## quartz
==> flow/design.v (excerpt) <==
module ALU_TOP 
  #(parameter INDATA_WIDTH=16,
              Arithmatic_width=INDATA_WIDTH+INDATA_WIDTH,
              Logic_Width= INDATA_WIDTH,
              Shift_Width=INDATA_WIDTH,
              CMP_Width=3
  )
(
input wire [INDATA_WIDTH-1:0]           A,
input wire [INDATA_WIDTH-1:0]           B,
input wire [3:0]                        ALU_FUN,
input wire                              CLK,
input wire                              RST,
output wire [Arithmatic_width-1:0]      Arith_OUT,
output wire [Logic_Width-1:0]           Logic_OUT,
output wire [Shift_Width-1:0]           Shift_OUT,
output wire [CMP_Width-1:0]             CMP_OUT,
output wire                             Arith_FLAG,
output wire                             Carry_OUT,
output wire                             Logic_FLAG,
output wire                             Shift_FLAG,
output wire                             CMP_FLAG
);
Size: about 70 flip-flops, about 110 I/O pins, about 35000 um2 of cells after synthesis.
clock: 137.0 ns
lec_check: 0
abc_area: 0
cap_margin: 10
cell_pad_in_sites_global_placement: 1
core_aspect_ratio: 1.5
core_margin: 5
core_utilization: 39
cts_cluster_diameter: 92
gpl_routability_driven: 1
gpl_timing_driven: 0
max_routing_layer: met4
min_routing_layer: met2
place_density_lb_addon: 0.22
setup_slack_margin: -2.0
slew_margin: 40
tns_end_percent: 70
run.sh (not shown) runs the stock make flow with config.mk's settings and CLKGATE_MAP_FILE=.
No crash in quartz: every stage finished, but the layout fails its final checks due to DRC.
### quartz -> zinc
Settings: ABC_AREA removed (was 0); CTS_CLUSTER_DIAMETER removed (was 92); CAP_MARGIN changed from 10 to 20; CORE_MARGIN changed from 5 to 2; CORE_UTILIZATION changed from 39 to 40; PLACE_DENSITY_LB_ADDON removed (was 0.22); GPL_ROUTABILITY_DRIVEN removed (was 1); SLEW_MARGIN changed from 40 to 20; MIN_ROUTING_LAYER removed (was met2); TNS_END_PERCENT removed (was 70); MAX_ROUTING_LAYER removed (was met4); GPL_TIMING_DRIVEN removed (was 0); CELL_PAD_IN_SITES_GLOBAL_PLACEMENT removed (was 1); CORE_ASPECT_RATIO removed (was 1.5); SETUP_SLACK_MARGIN removed (was -2.0); the clock period (ns, I/O delays scaled along) changed from 137.0 to 107.0.
==> comparison <==
- The flow did not stop early for zinc: all stages ran, and the layout cleared the timing, DRC and antenna checks.
- Summary of the comparison: number of well taps is lower in zinc, relative to quartz.
- Wire length of the first global-routing pass delta (zinc − quartz): favourable
- Design area (lower): quartz
- [compare] base=quartz new=zinc: placement-stage cell area increased by about 3.7% relative to the old numbers.
- Non-filler instance count after layout delta for zinc relative to quartz: 171 higher
diff inputs: zinc => lagoon
Settings: CAP_MARGIN now 25, was 20; the clock period (ns, I/O delays scaled along) now 69.6, was 107.0.
Layout checks on lagoon: not met. Flow itself completed; violations: setup timing. Per the comparison of lagoon with zinc, period utilization grew by 39 points; final design instance area without fill picked up an extra about 30%. zinc leaves more setup margin than lagoon.
[inputs] tundra vs lagoon
Settings: a change of CORE_UTILIZATION from 40 to 58; a change of CAP_MARGIN from 25 to 20; an added CTS_CLUSTER_DIAMETER of 216; an added ABC_AREA of 1; a change of the clock period (ns, I/O delays scaled along) from 69.6 to 76.4.
### Flow results
Number of cells produced by synthesis went up by more than 10% going from lagoon to tundra. tundra: area after synthesis 3.7% above lagoon. In the reports for tundra and lagoon, the larger post-placement cell area belongs to tundra. The worst-case setup slack after placement of tundra exceeds that of lagoon by 15.22 ns. Of tundra and lagoon, tundra shows the lower proportion of synthesized chip area in sequential cells, with lagoon above it. Effective utilization at floorplan was lower in lagoon than in tundra. No final results exist for tundra, since it was stopped by error GRT-0232 during global routing. The chip area line of the yosys report in tundra sits 3.7% above the value recorded for lagoon.

========
The RTL this note starts from:
==> flow/design.v <==
module Decoder (
input  wire [1:0] IN ,
output reg  [3:0] OUT
);
always @(*)
  begin
  OUT = 4'b0000 ;
    case (IN)
     2'b00 : OUT = 4'b0001 ;
     2'b01 : OUT = 4'b0010 ;          
     2'b10 : OUT = 4'b0100 ;     
     2'b11 : OUT = 4'b1000 ;     
   endcase
 end 
 endmodule
module ARITHMATIC_UNIT
  #(parameter IN_DATA_WIDTH= 16,
              OUT_DATA_WIDTH=16
  )
  (
  input wire      [IN_DATA_WIDTH-1:0]        A,
  input wire      [IN_DATA_WIDTH-1:0]        B,
  input wire      [1:0]                      ALU_FUN,
  input wire                                 Clk,
  input wire                                 RST,
  input wire                                 Arithmaitc_Enable,
  output reg     [OUT_DATA_WIDTH-1:0]       Arith_out,
  output reg                                Arith_Flag,
  output reg                                Carry_out
  );
   reg     [OUT_DATA_WIDTH-1:0]       Arith_out_signal;
   reg     [1:0]                      Arith_Flag_signal;
   wire                              Carry_out_signal;
always@(posedge Clk or negedge RST)
begin
  if(!RST)
    begin
      Arith_out<=0;
      Arith_Flag<=0;
      Carry_out<=0;
    end
  else 
    begin
     Arith_out<=Arith_out_signal;
     Arith_Flag<=Arith_Flag_signal;
     Carry_out<=Carry_out_signal;
    end
end
always@(*)
begin
  Arith_out_signal=16'b0;
  Arith_Flag_signal=1'b0;
  if(Arithmaitc_Enable)
    begin
      case(ALU_FUN)
        2'b00:begin
          Arith_out_signal=A+B;
            Arith_Flag_signal=1'b1;
        end
        2'b01:begin
          Arith_out_signal=A-B;
            Arith_Flag_signal=1'b1;
        end
        2'b10:begin
          Arith_out_signal=A*B;
            Arith_Flag_signal=1'b1;
        end
        2'b11:begin
          Arith_out_signal=(B==0)?32'h0000FFFF:A/B;
            Arith_Flag_signal=1'b1;
        end   
    endcase
    end
    else
      begin
        Arith_out_signal=16'b0;
        Arith_Flag_signal=1'b0;
      end
end
assign  Carry_out_signal= Arith_out_signal[IN_DATA_WIDTH];
endmodule
module LOGIC_UNIT
   #(parameter IN_DATA_WIDTH= 16,
              OUT_DATA_WIDTH=16
  )
  (
  input wire      [IN_DATA_WIDTH-1:0]        A,
  input wire      [IN_DATA_WIDTH-1:0]        B,
  input wire      [1:0]                      ALU_FUN,
  input wire                                 Clk,
  input wire                                 RST,
  input wire                                 LOGIC_Enable,
  output reg     [OUT_DATA_WIDTH-1:0]        LOGICAL_out,
  output reg                                 LOGICAL_Flag
  );
  reg [OUT_DATA_WIDTH-1:0]        LOGICAL_out_signal;
  reg                             LOGICAL_Flag_siganl;
  always@(posedge Clk or negedge RST)
  begin
    if(!RST)
      begin
      LOGICAL_out<=16'b0;
      LOGICAL_Flag<=1'b0;
      end
    else
      begin
      LOGICAL_out<=LOGICAL_out_signal;
      LOGICAL_Flag<=LOGICAL_Flag_siganl;
      end
  end
  always@(*)
  begin
    LOGICAL_Flag_siganl=1'b0;
    LOGICAL_out_signal=16'b0;
    if(LOGIC_Enable)
      begin
        case(ALU_FUN)
           2'b00 : begin
              LOGICAL_out_signal = A & B ;
              LOGICAL_Flag_siganl = 1'b1 ;              
		      end
          2'b01 : begin
              LOGICAL_out_signal = A | B ;
              LOGICAL_Flag_siganl = 1'b1 ;           
		      end
         2'b10 : begin
              LOGICAL_out_signal = ~(A & B) ;
              LOGICAL_Flag_siganl = 1'b1 ;           
		      end
         2'b11 : begin
              LOGICAL_out_signal = ~(A | B) ;
              LOGICAL_Flag_siganl = 1'b1 ;           
		      end
		    endcase
		   end
		   else
		     begin
		        LOGICAL_Flag_siganl=1'b0;
            LOGICAL_out_signal=16'b0;
		       end
		end
		endmodule
module SHIFT_UNIT  
   #(parameter IN_DATA_WIDTH= 16,
              OUT_DATA_WIDTH=16
  )
  (
  input wire      [IN_DATA_WIDTH-1:0]        A,
  input wire      [IN_DATA_WIDTH-1:0]        B,
  input wire      [1:0]                      ALU_FUN,
  input wire                                 Clk,
  input wire                                 RST,
  input wire                                 SHIFT_Enable,
  output reg     [OUT_DATA_WIDTH-1:0]        SHIFT_OUT,
  output reg                                 SHIFT_FLAG
  );
  reg [OUT_DATA_WIDTH-1:0]        SHIFT_OUT_SIGNAL;
  reg                             SHIFT_FLAG_SIGNAL;
  always@(posedge Clk or negedge RST)
  begin
    if(!RST)
      begin
        SHIFT_OUT<=16'b0;
        SHIFT_FLAG<=1'b0;
      end
    else
      begin
      SHIFT_OUT<=SHIFT_OUT_SIGNAL;
      SHIFT_FLAG<=SHIFT_FLAG_SIGNAL;
      end
  end
  always@(*)
  begin 
    SHIFT_OUT_SIGNAL = 1'b0 ;
    SHIFT_FLAG_SIGNAL = 1'b0 ;
	if(SHIFT_Enable)
      case (ALU_FUN)
      2'b00 : begin
              SHIFT_OUT_SIGNAL = A >> 1  ;
              SHIFT_FLAG_SIGNAL = 1'b1 ;              
		      end
      2'b01 : begin
              SHIFT_OUT_SIGNAL = A << 1 ;
              SHIFT_FLAG_SIGNAL = 1'b1 ;           
		      end
      2'b10 : begin
              SHIFT_OUT_SIGNAL = B >> 1 ;
              SHIFT_FLAG_SIGNAL = 1'b1 ;           
		      end
      2'b11 : begin
              SHIFT_OUT_SIGNAL = B << 1 ;
              SHIFT_FLAG_SIGNAL = 1'b1 ;           
		      end
      endcase
	else
	 begin
      SHIFT_OUT_SIGNAL = 1'b0 ;
      SHIFT_FLAG_SIGNAL = 1'b0 ;
     end
 end
 endmodule
module CMP_UNIT 
  #(parameter IN_DATA_WIDTH= 16,
              OUT_DATA_WIDTH=16
  )
    (
  input wire      [IN_DATA_WIDTH-1:0]        A,
  input wire      [IN_DATA_WIDTH-1:0]        B,
  input wire      [1:0]                      ALU_FUN,
  input wire                                 Clk,
  input wire                                 RST,
  input wire                                 CMP_Enable,
  output reg     [OUT_DATA_WIDTH-1:0]        CMP_out,
  output reg                                 CMP_Flag
  );
  reg [OUT_DATA_WIDTH-1:0]        CMP_out_signal;
  reg                             CMP_Flag_siganl;
  always@(posedge Clk or negedge RST)
  begin
    if(!RST)
      begin
        CMP_out<=16'b0;
        CMP_Flag<=1'b0; 
      end
    else
      begin
      CMP_out<=CMP_out_signal;
      CMP_Flag<=CMP_Flag_siganl;
      end
  end
  always@(*)
  begin
    CMP_Flag_siganl=1'b0;
    CMP_out_signal=16'b0;
    if(CMP_Enable)
      begin
        case(ALU_FUN)
           2'b00 : begin
              CMP_out_signal = 16'b0  ;
              CMP_Flag_siganl = 1'b1 ;              
		               end
           2'b01 : begin
              CMP_Flag_siganl = 1'b1 ;  
              if (A==B)
                CMP_out_signal = 16'b1;
              else
                CMP_out_signal = 16'b0;			  
		               end
          2'b10 : begin
              CMP_Flag_siganl = 1'b1 ;  
              if (A>B)
                CMP_out_signal = 16'b10;
              else
                CMP_out_signal = 16'b0;			  
		              end
          2'b11 : begin
              CMP_Flag_siganl = 1'b1 ; 
              if (A<B)
                CMP_out_signal = 16'b11;
              else
                CMP_out_signal = 16'b0;			  
		              end
		         endcase
		     end
		   else
		     begin
		        CMP_Flag_siganl=1'b0;
            CMP_out_signal=16'b0;
		       end
		end
		endmodule
module ALU_TOP 
  #(parameter INDATA_WIDTH=16,
              Arithmatic_width=INDATA_WIDTH+INDATA_WIDTH,
              Logic_Width= INDATA_WIDTH,
              Shift_Width=INDATA_WIDTH,
              CMP_Width=3
  )
(
input wire [INDATA_WIDTH-1:0]           A,
input wire [INDATA_WIDTH-1:0]           B,
input wire [3:0]                        ALU_FUN,
input wire                              CLK,
input wire                              RST,
output wire [Arithmatic_width-1:0]      Arith_OUT,
output wire [Logic_Width-1:0]           Logic_OUT,
output wire [Shift_Width-1:0]           Shift_OUT,
output wire [CMP_Width-1:0]             CMP_OUT,
output wire                             Arith_FLAG,
output wire                             Carry_OUT,
output wire                             Logic_FLAG,
output wire                             Shift_FLAG,
output wire                             CMP_FLAG
);
wire                  Arith_enable ;
wire                  Logic_enable ;
wire                  Shift_enable ;
wire                  CMP_enable ;
Decoder mapping_Decoder(
.IN(ALU_FUN[3:2]),
.OUT({Shift_enable,CMP_enable,Logic_enable,Arith_enable})
);
ARITHMATIC_UNIT #(.IN_DATA_WIDTH(INDATA_WIDTH),.OUT_DATA_WIDTH(Arithmatic_width))mapping_Arith
(
.A(A),
.B(B),
.ALU_FUN(ALU_FUN[1:0]),
.Clk(CLK),
.RST(RST),
.Arithmaitc_Enable(Arith_enable),
.Arith_out(Arith_OUT),
.Arith_Flag(Arith_FLAG),
.Carry_out(Carry_OUT)
);
LOGIC_UNIT #(.IN_DATA_WIDTH(INDATA_WIDTH),.OUT_DATA_WIDTH(Logic_Width))mapping_Logic
(
.A(A),
.B(B),
.ALU_FUN(ALU_FUN[1:0]),
.Clk(CLK),
.RST(RST),
.LOGIC_Enable(Logic_enable),
.LOGICAL_out(Logic_OUT),
.LOGICAL_Flag(Logic_FLAG)
);
SHIFT_UNIT  #(.IN_DATA_WIDTH(INDATA_WIDTH),.OUT_DATA_WIDTH(Shift_Width))mapping_Shift
(
.A(A),
.B(B),
.ALU_FUN(ALU_FUN[1:0]),
.Clk(CLK),
.RST(RST),
.SHIFT_Enable(Shift_enable),
.SHIFT_OUT(Shift_OUT),
.SHIFT_FLAG(Shift_FLAG)
);
CMP_UNIT #(.IN_DATA_WIDTH(INDATA_WIDTH),.OUT_DATA_WIDTH(CMP_Width))mapping_Cmp
(
.A(A),
.B(B),
.ALU_FUN(ALU_FUN[1:0]),
.Clk(CLK),
.RST(RST),
.CMP_Enable(CMP_enable),
.CMP_out(CMP_OUT),
.CMP_Flag(CMP_FLAG)
);
endmodule
export LEC_CHECK = 0
export CAP_MARGIN = 20
export CORE_MARGIN = 2
export CORE_UTILIZATION = 72
export CTS_CLUSTER_SIZE = 10
export SETUP_SLACK_MARGIN = 4.12
export SLEW_MARGIN = 20
create_clock -name core_clock -period 13.9 [get_ports {CLK}]
The baseline died in 3_5_place_dp with DPL-0033.
Edit:
CORE_UTILIZATION = 21   (was 72)
CTS_CLUSTER_SIZE = unset   (was 10)
SETUP_SLACK_MARGIN = unset   (was 4.12)
clock period = 107.0 ns   (was 13.9 ns; I/O delays follow)
The changed run completed with no timing, DRC or antenna violations.
Synthesized cell count stays the same.
Die size increases to 3.4 times its value.
Synthesized area is unchanged.
Edit:
CORE_UTILIZATION = 69   (was 21)
TNS_END_PERCENT = 5   (was unset)
clock period = 110.0 ns   (was 107.0 ns; I/O delays follow)
After rerunning:
- The new run completed with no timing, DRC or antenna violations
- setup slack loses 0.80 ns
- sequential share of layout area grows by 0.37 points
- final area decreases by 8.4%
- core utilization is higher by 54 points
- die area fell by 69%
- synthesized cell count does not change
- critical path depth goes down by 2
- clock-buffer cell count is unchanged
- global-route usage rose by 30 points
Edit:
CELL_PAD_IN_SITES_DETAIL_PLACEMENT = 1   (was unset)
CORE_UTILIZATION = 40   (was 69)
HOLD_SLACK_MARGIN = 0.29   (was unset)
TNS_END_PERCENT = unset   (was 5)
Result: The changed run produced a clean layout. Core utilization decreases by 31 points. First-iteration DRC count fell by 38%. Die size grows by 71%. Setup slack is worse by 0.32 ns. Final cell count went up by 9.6%. Synthesized area does not change. Hold slack is worse by 0.017 ns. Synthesized cell count stays the same. Critical path depth grows by 6.
